Setup of try-nickel:
## busBridge3
module busBridge3
  (i_CLK,
   i_rst,
   i_dataRx,
   i_strobeRx,
   o_dataTx,
   i_strobeTx,
   i_strobeSync,
   o_busAddr,
   o_busData,
   i_busData,
   o_busWe,
   o_busRe,
   i_busAck  
   );
   input wire   i_CLK;      
   input wire   i_rst;  
   input wire [7:0] i_dataRx;
   input wire 	    i_strobeRx;  
   output wire [7:0] o_dataTx;
   input wire 	     i_strobeTx;  
   input wire 	     i_strobeSync;
   output reg [31:0] o_busAddr;
   output reg [31:0] o_busData;
   input wire [31:0] i_busData;
   output reg 	     o_busWe;   
   output reg 	     o_busRe;
   input wire 	     i_busAck;
   localparam STROBE_TX_DELAY = 32'd2;  
   reg 		     pendingRead;
   reg [15:0] 	     readMargin;
   reg [15:0] 	     readMarginMin;
   reg [31:0] 	     shiftIn;
   wire [31:0] 	     nextShiftIn = {i_dataRx, shiftIn[31:8]};
   reg [31:0] 	     shiftOut;
   wire [31:0] 	     nextShiftOut = {8'd0, shiftOut[31:8]};
   assign o_dataTx = shiftOut[7:0];
   localparam STATE_IDLE = 8'd0;
   localparam STATE_ADDRINC = 8'd1;
   localparam STATE_WORDWIDTH = 8'd2;
   localparam STATE_NWORDS = 8'd3;
   localparam STATE_ADDRWRITE = 8'd4;
   localparam STATE_WRITE = 8'd5;
   localparam STATE_ADDRREAD = 8'd6;
   localparam STATE_READ = 8'd7;
   localparam STATE_MARGIN = 8'd8;
   reg [1:0] 	     nRemMinusOne;
   reg [7:0] 	     state;
   reg [31:0] 	     addr;
   reg [7:0] 	     config_addrInc;
   reg [1:0] 	     config_wordwidthMinusOne;
   reg [15:0] 	     config_nWordsMinusOne;
   reg [15:0] 	     countNWords;
   task doRead(input [31:0] newAddr, input[15:0] paramCountMinusOne);
      begin
	 o_busRe <= 1'b1;
	 o_busAddr <= newAddr;
	 pendingRead <= 1'b1;
	 addr <= newAddr + {24'd0, config_addrInc};
	 readMargin <= 16'd0;	 
	 if (paramCountMinusOne == 16'd0) begin
	    state <= STATE_IDLE;
	    nRemMinusOne <= 2'd0;		 
	    countNWords <= 16'dx;		 
	 end else begin
	    countNWords <= paramCountMinusOne - 16'd1;
	    state <= STATE_READ;
	    nRemMinusOne <= config_wordwidthMinusOne;		 
	 end
      end
   endtask   
   always @(posedge i_CLK) begin
      o_busWe <= 1'b0;
      o_busRe <= 1'b0;      
      o_busAddr <= 32'bx;      
      o_busData <= 32'bx;      
      readMargin <= (readMargin == 16'hFFFF) ? readMargin : readMargin + 16'd1;
      if (i_strobeTx) begin
  ...
For scale: ~1800 cells after synthesis, about 240 flip-flops, roughly 120 I/O pins, roughly 13000 sq um of cells after synthesis.
Settings: LEC_CHECK=0, ABC_AREA=1, CAP_MARGIN=20, CORE_MARGIN=8, CORE_UTILIZATION=25, GPL_TIMING_DRIVEN=0, HOLD_SLACK_MARGIN=0.06, PLACE_DENSITY_LB_ADDON=0.1, SLEW_MARGIN=20, TNS_END_PERCENT=20; clock period 5.0 ns.
run.sh (not shown) runs the stock make flow with config.mk's settings and CLKGATE_MAP_FILE=.
--- input diff try-nickel..try-willow ---
==> flow/config.mk <==
export PLATFORM = sky130hd
export DESIGN_NAME = busBridge3
export DESIGN_NICKNAME = busBridge3
export VERILOG_FILES = /design/flow/design.v
export SDC_FILE = /design/flow/constraint.sdc
export NUM_CORES = 4
export LEC_CHECK = 0
export CAP_MARGIN = 20
export CORE_MARGIN = 2
export CORE_UTILIZATION = 40
export SLEW_MARGIN = 20
==> flow/constraint.sdc <==
create_clock -name core_clock -period 4.75 [get_ports {i_CLK}]
set_input_delay 0.9500 -clock core_clock [delete_from_list [all_inputs] [get_ports {i_CLK}]]
set_output_delay 0.9500 -clock core_clock [all_outputs]
set_load 0.01 [all_outputs]
Notes after the runs:
Having completed the whole flow, try-willow delivered a layout that passed the timing, DRC and antenna checks. When the final numbers for try-nickel and try-willow were put side by side, the number of non-filler instances in the completed layout turned out to be greater in try-nickel. Of try-nickel and try-willow, try-nickel shows the higher post-synthesis cell count from yosys, with try-willow below it. [compare] base=try-nickel new=try-willow: worst setup slack went down 190 ps, clock buffer count in the final layout down about 20%, core utilization at floorplan now sits higher. Per the comparison of try-willow with try-nickel, combinational fraction of the cell area increased by 5.0 points relative to the old numbers; distinct cell type count of the synthesized netlist +23.
Modified inputs, try-ember compared to try-willow
--- a/flow/config.mk
+++ b/flow/config.mk
@@ -7,5 +7,9 @@
 export LEC_CHECK = 0
-export CAP_MARGIN = 20
+export CAP_MARGIN = 15
 export CORE_MARGIN = 2
-export CORE_UTILIZATION = 40
+export CORE_UTILIZATION = 72
+export CTS_CLUSTER_SIZE = 37
+export HOLD_SLACK_MARGIN = -0.08
+export SETUP_SLACK_MARGIN = 0.96
 export SLEW_MARGIN = 20
+export TNS_END_PERCENT = 5
==> flow/constraint.sdc <==
create_clock -name core_clock -period 3.33 [get_ports {i_CLK}]
set_input_delay 0.6660 -clock core_clock [delete_from_list [all_inputs] [get_ports {i_CLK}]]
set_output_delay 0.6660 -clock core_clock [all_outputs]
set_load 0.01 [all_outputs]
[summary]
In the summary table, try-ember is marked failed, with error GRT-0232 raised in 5_1_grt.
Compared to try-willow, try-ember was floorplanned on a smaller die.
The maximum number of buffers from clock root to sink was comparable across try-willow and try-ember.
Changes observed in try-ember relative to try-willow: number of top-level pins was more or less identical, clock buffer count from CTS went down by about 3.7%, count of clock tree sinks was more or less identical, x dimension of the die went down by about 25%.
try-ember against try-willow; placement row count is down by more than a quarter.
Input changes introduced in try-juniper (baseline for comparison: try-ember):
--- a/flow/config.mk
+++ b/flow/config.mk
@@ -7,9 +7,5 @@
 export LEC_CHECK = 0
-export CAP_MARGIN = 15
+export CAP_MARGIN = 20
 export CORE_MARGIN = 2
-export CORE_UTILIZATION = 72
-export CTS_CLUSTER_SIZE = 37
-export HOLD_SLACK_MARGIN = -0.08
-export SETUP_SLACK_MARGIN = 0.96
+export CORE_UTILIZATION = 57
 export SLEW_MARGIN = 20
-export TNS_END_PERCENT = 5
==> flow/constraint.sdc <==
create_clock -name core_clock -period 2.84 [get_ports {i_CLK}]
set_input_delay 0.5680 -clock core_clock [delete_from_list [all_inputs] [get_ports {i_CLK}]]
set_output_delay 0.5680 -clock core_clock [all_outputs]
set_load 0.01 [all_outputs]
Delta (try-juniper minus try-ember): total cell area at the placement stage saw an increase; area fraction in and, or, nand and nor cells after synthesis saw little to no change; adder-cell area share of the yosys netlist saw little to no change; die area saw an increase.
Of try-juniper and try-ember, the lower placed cell count belongs to try-ember.
[flow] try-juniper | stages: complete | final checks: fail | reason: setup timing
In the flow results for try-juniper and try-ember, the die extent in x is smaller on try-ember.
